==> flow/design.v <==
module geofence ( clk,reset,X,Y,valid,is_inside);
input clk;
input reset;
input [9:0] X;
input [9:0] Y;
output reg valid;
output is_inside;
reg [2:0]state, next_state;
parameter IDLE = 3'd0,
	  READ = 3'd1,
      SORTING = 3'd2,
	  CAL = 3'd3,
	  OUT = 3'd4,
      BUFFF = 3'd5;
reg [2:0] sort_cnt;
reg [2:0] cnt;
reg [9:0] tmp_x[0:5];
reg [9:0] tmp_y[0:5];
reg [9:0] target_x;
reg [9:0] target_y;
reg [2:0] sort_idx;
reg signed [10:0] buf1;
reg signed [10:0] buf2;
reg signed [21:0] tmp;
reg done;
wire signed [21:0]mul;
assign mul = buf1 * buf2;
reg [5:0] result;
assign is_inside = &result | &(~result);
always@(posedge clk or posedge reset)begin
    if(reset)
        state <= IDLE;
    else 
        state <= next_state;
end
always@(*)begin
    if(reset)
        next_state = IDLE;
    else begin
        case(state)
            IDLE:
                next_state = READ;
            READ:begin
                if(done == 1) next_state = SORTING;
                else next_state = READ;  
            end
            SORTING:begin
                if(sort_idx == 0) next_state = CAL;
                else next_state = SORTING;
            end
            CAL:begin
                if(sort_idx == 6) next_state = OUT;
                else next_state = CAL;
            end 
            OUT:
                next_state = BUFFF;
            BUFFF:
                next_state = READ; 
            default:    next_state = IDLE;
        endcase
    end 
end
always@(posedge clk or posedge reset)begin
    if(reset)begin
        cnt <= 0;
        done <= 0;
        sort_cnt <= 1;
        sort_idx <= 4;
        valid <= 0;
    end
    else begin
        if(next_state == READ) begin
            valid <= 0;
            case(cnt)
                0:begin
                    target_x <= X;
                    target_y <= Y;
                end
                1:begin
                    tmp_x[0] <= X;
                    tmp_y[0] <= Y;
                end
                2:begin
                    tmp_x[1] <= X;
                    tmp_y[1] <= Y;
                end
                3:begin
                    tmp_x[2] <= X;
                    tmp_y[2] <= Y;
                end
                4:begin
                    tmp_x[3] <= X;
                    tmp_y[3] <= Y;
                end
                5:begin
                    tmp_x[4] <= X;
                    tmp_y[4] <= Y;
                end
                6:begin
                    tmp_x[5] <= X;
                    tmp_y[5] <= Y;
                end
            endcase
            if(cnt < 6)
                cnt <= cnt + 1;
            else begin
                cnt <= 0;
                done <= 1;
            end
        end
        else if(next_state == SORTING)begin
            done <= 0;
            case(cnt)
                0:begin
                    buf1 <= tmp_x[sort_cnt] - tmp_x[0];         
                    cnt <= cnt + 1;
                end
                1:begin      
                    buf2 <= tmp_y[sort_cnt+1] - tmp_y[0];    
                    cnt <= cnt + 1;
                end
                2:begin
                    tmp <= mul;
                    buf2 <= tmp_y[sort_cnt] - tmp_y[0];    
                    cnt <= cnt + 1;
                end
                3:begin
                    buf1 <= tmp_x[sort_cnt+1] - tmp_x[0];
                    cnt <= cnt + 1;
                end
                4:begin
                    if(tmp > mul)begin
                        cnt <= 5;
                    end
                    else begin
                        if(sort_cnt == sort_idx) begin
                            sort_idx <= sort_idx - 1;
                            sort_cnt <= 1;
                        end
                        else 
                            sort_cnt <= sort_cnt + 1;
                        cnt <= 0;
                    end
                end
                5:begin
                    tmp_x[sort_cnt] <= tmp_x[sort_cnt+1];
                    tmp_x[sort_cnt+1] <= tmp_x[sort_cnt];
                    tmp_y[sort_cnt] <= tmp_y[sort_cnt+1];
                    tmp_y[sort_cnt+1] <= tmp_y[sort_cnt];
                    if(sort_cnt == sort_idx) begin
                        sort_idx <= sort_idx - 1;
                        sort_cnt <= 1;
                    end
                    else 
                        sort_cnt <= sort_cnt + 1;
                    cnt <= 0;
                end
            endcase
        end
        else if(next_state == CAL)begin
            case(cnt)
            0:begin
                buf1 <= tmp_x[sort_idx] - target_x;
            end
            1:begin
                if(sort_idx == 5)
                    buf2 <= tmp_y[0] - target_y;
                else
                    buf2 <= tmp_y[sort_idx+1] - target_y;
            end
            2:begin
                tmp <= mul;
                buf2 <= tmp_y[sort_idx] - target_y;
            end
            3:begin
                if(sort_idx == 5)
                    buf1 <= tmp_x[0] - target_x;
                else
                    buf1 <= tmp_x[sort_idx+1] - target_x;
             end
            4:begin
                result[sort_idx] <= (tmp > mul);
                sort_idx <= sort_idx + 1;
            end
            endcase
            if(cnt < 4)begin
                cnt <= cnt + 1;
            end
            else 
                cnt <= 0;
        end
        else if(next_state == OUT)begin
            sort_idx <= 4;
            sort_cnt <= 1;
            cnt <= 0;
            valid <= 1;
        end
    end
end
endmodule
Settings: LEC_CHECK=0, ABC_AREA=1, CAP_MARGIN=20, CELL_PAD_IN_SITES_GLOBAL_PLACEMENT=3, CORE_ASPECT_RATIO=0.76, CORE_MARGIN=4, CORE_UTILIZATION=22, CTS_CLUSTER_DIAMETER=220, GPL_ROUTABILITY_DRIVEN=0, MAX_ROUTING_LAYER=met4, MIN_ROUTING_LAYER=met2, SETUP_SLACK_MARGIN=0.31, SLEW_MARGIN=20, TNS_END_PERCENT=5; clock period 8.0 ns.
run.sh (not shown) runs the stock make flow with config.mk's settings and CLKGATE_MAP_FILE=.
==> next run, changes <==
==> flow/config.mk (replaced) <==
export PLATFORM = sky130hd
export DESIGN_NAME = geofence
export DESIGN_NICKNAME = geofence
export VERILOG_FILES = /design/flow/design.v
export SDC_FILE = /design/flow/constraint.sdc
export NUM_CORES = 4
export LEC_CHECK = 0
export ABC_AREA = 1
export CAP_MARGIN = 20
export CORE_MARGIN = 8
export CORE_UTILIZATION = 44
export CTS_CLUSTER_DIAMETER = 233
export HOLD_SLACK_MARGIN = 0.16
export PLACE_DENSITY_LB_ADDON = 0.07
export SLEW_MARGIN = 20
Synthesized area does not change.
Count of clock-buffer cells in the layout decreases by 7.
Wire length drops by 27%.
Die area is lower by 45%.
Sequential cell count stays the same.
Worst setup slack gets better by 0.16 ns.
Fmax climbs by 2.3%.
Cell area is lower by 6.3%.
First-iteration DRC count is lower by 62%.

* * *

## run 1
// geofence: RTL as listed in full above, without the edits since
clock: 5.53 ns
lec_check: 0
cap_margin: 20
core_aspect_ratio: 0.95
core_margin: 2
core_utilization: 72
cts_cluster_size: 25
gpl_routability_driven: 1
max_routing_layer: met5
place_density_lb_addon: 0.26
setup_slack_margin: -0.4
slew_margin: 20
tns_end_percent: 70
The layout from run 1, despite a flow that completed every stage, fails the layout checks, with the failing checks listed as negative setup slack.
Relative to run 1, the following input files were edited for run 2:
==> flow/config.mk <==
export PLATFORM = sky130hd
export DESIGN_NAME = geofence
export DESIGN_NICKNAME = geofence
export VERILOG_FILES = /design/flow/design.v
export SDC_FILE = /design/flow/constraint.sdc
export NUM_CORES = 4
export LEC_CHECK = 0
export CAP_MARGIN = 20
export CORE_MARGIN = 2
export CORE_UTILIZATION = 40
export SLEW_MARGIN = 20
==> flow/constraint.sdc <==
create_clock -name core_clock -period 7.4 [get_ports {clk}]
set_input_delay 1.4800 -clock core_clock [delete_from_list [all_inputs] [get_ports {clk}]]
set_output_delay 1.4800 -clock core_clock [all_outputs]
set_load 0.01 [all_outputs]
Notes after the runs:
Both conditions hold for run 2: the flow ran to the end and the final layout passed the timing, DRC and antenna checks.
Compared to run 1, run 2 has post-route minimum period 0.081 ns higher.
Compared to run 1, run 2 has total setup violations reported at the end of the flow 14 lower.
Run 1 fits on a die that is smaller than the die of run 2.
Looking at origin of the worst setup path, the buf1[7]$_DFFE_PP_ result is from run 2; the buf1[6]$_DFFE_PP_ one comes from run 1.
Compared with run 1, run 2 improves final setup slack of the worst path.
When the final numbers for run 1 and run 2 were put side by side, the global routing usage on met2 turned out to be greater in run 1.
What run 2 reported for count of plain and timing-repair buffers has to be multiplied by 1.7 to get the figure for run 1.
What run 1 reported for wire length on met2 has to be multiplied by 0.949 to get the figure for run 2.
Comparing run 1 and run 2, the higher final core area utilization was measured on run 1.
Of run 1 and run 2, run 2 shows the lower maximum number of pins on one net before global-route repair, with run 1 above it.
What run 3 does differently from run 2 at the input level:
diff --git a/flow/config.mk b/flow/config.mk
--- a/flow/config.mk
+++ b/flow/config.mk
@@ -8,4 +8,8 @@
 export CAP_MARGIN = 20
+export CORE_ASPECT_RATIO = 0.69
 export CORE_MARGIN = 2
-export CORE_UTILIZATION = 40
+export CORE_UTILIZATION = 72
+export CTS_CLUSTER_DIAMETER = 213
+export CTS_CLUSTER_SIZE = 10
+export SETUP_SLACK_MARGIN = 0.31
 export SLEW_MARGIN = 20
==> flow/constraint.sdc <==
create_clock -name core_clock -period 1.07 [get_ports {clk}]
set_input_delay 0.2140 -clock core_clock [delete_from_list [all_inputs] [get_ports {clk}]]
set_output_delay 0.2140 -clock core_clock [all_outputs]
set_load 0.01 [all_outputs]
==> comparison <==
Re number of placed I/O pins: no difference whatsoever between run 2 and run 3.
Placed wire-length estimate: run 3 > run 2
NOTE: pre-CTS setup slack in run 3 falls short of that of run 2
clock tree synthesis (4_1_cts): run 3 exited with error
Taking run 2 as the reference, in run 3 overall die width has decreased; cell count after placement has increased; die area has decreased; floorplan-stage core utilization has increased.

* * *

// geofence: RTL as listed in full above, without the edits since
Settings: LEC_CHECK=0, CAP_MARGIN=20, CORE_ASPECT_RATIO=0.91, CORE_MARGIN=2, CORE_UTILIZATION=72, CTS_CLUSTER_DIAMETER=356, CTS_CLUSTER_SIZE=25, GPL_ROUTABILITY_DRIVEN=1, MAX_ROUTING_LAYER=met5, PLACE_DENSITY=0.35, SETUP_SLACK_MARGIN=-0.54, SLEW_MARGIN=20, TNS_END_PERCENT=75; clock period 5.56 ns.
The starting point finished with negative setup slack left.
Next try:
Settings changed: ABC_AREA from default to 1, CORE_ASPECT_RATIO 0.91 to default, CTS_CLUSTER_DIAMETER 356 to default, CTS_CLUSTER_SIZE 25 to default, GPL_ROUTABILITY_DRIVEN 1 to default, MAX_ROUTING_LAYER met5 to default, PLACE_DENSITY 0.35 to 0.38, SETUP_SLACK_MARGIN -0.54 to 2.31, TNS_END_PERCENT 75 to 5.
Clock period 5.56 ns to 7.74 ns, I/O delays scaled along.
After rerunning: This time the run finished with timing, DRC and antenna clean. Design area climbs by 3.3%. Count of clock-buffer cells in the layout goes up by 11. Via count climbs by 12%. Cell count rises by 17%. Wire length grows by 10%. Worst hold slack is worse by 0.013 ns. Setup slack is better by 2.5 ns. Sequential cell count stays the same. Non-clock buffer count falls by 57.
Next try:
Settings changed: ABC_AREA 1 to default, CTS_CLUSTER_DIAMETER from default to 213, PLACE_DENSITY 0.38 to default, SETUP_SLACK_MARGIN 2.31 to 0.31, TNS_END_PERCENT 5 to default.
Clock period 7.74 ns to 1.07 ns, I/O delays scaled along.
Effect:
- With this change the flow did not get past clock tree synthesis (4_1_cts) on DPL-0038
- die size fell by a few percent
- synthesized cell count fell by about a fifth
- synthesized area fell by a few percent
Next try:
Settings changed: CTS_CLUSTER_DIAMETER 213 to default, CTS_CLUSTER_SIZE from default to 31, PLACE_DENSITY_LB_ADDON from default to 0.01, SETUP_SLACK_MARGIN 0.31 to 1.68.
Clock period 1.07 ns to 5.96 ns, I/O delays scaled along.
Now the flow reached the layout checks and failed them: max-capacitance violations, max-slew violations, negative setup slack.
Die area does not change.
Synthesized cell count does not change.
Synthesized area is unchanged.
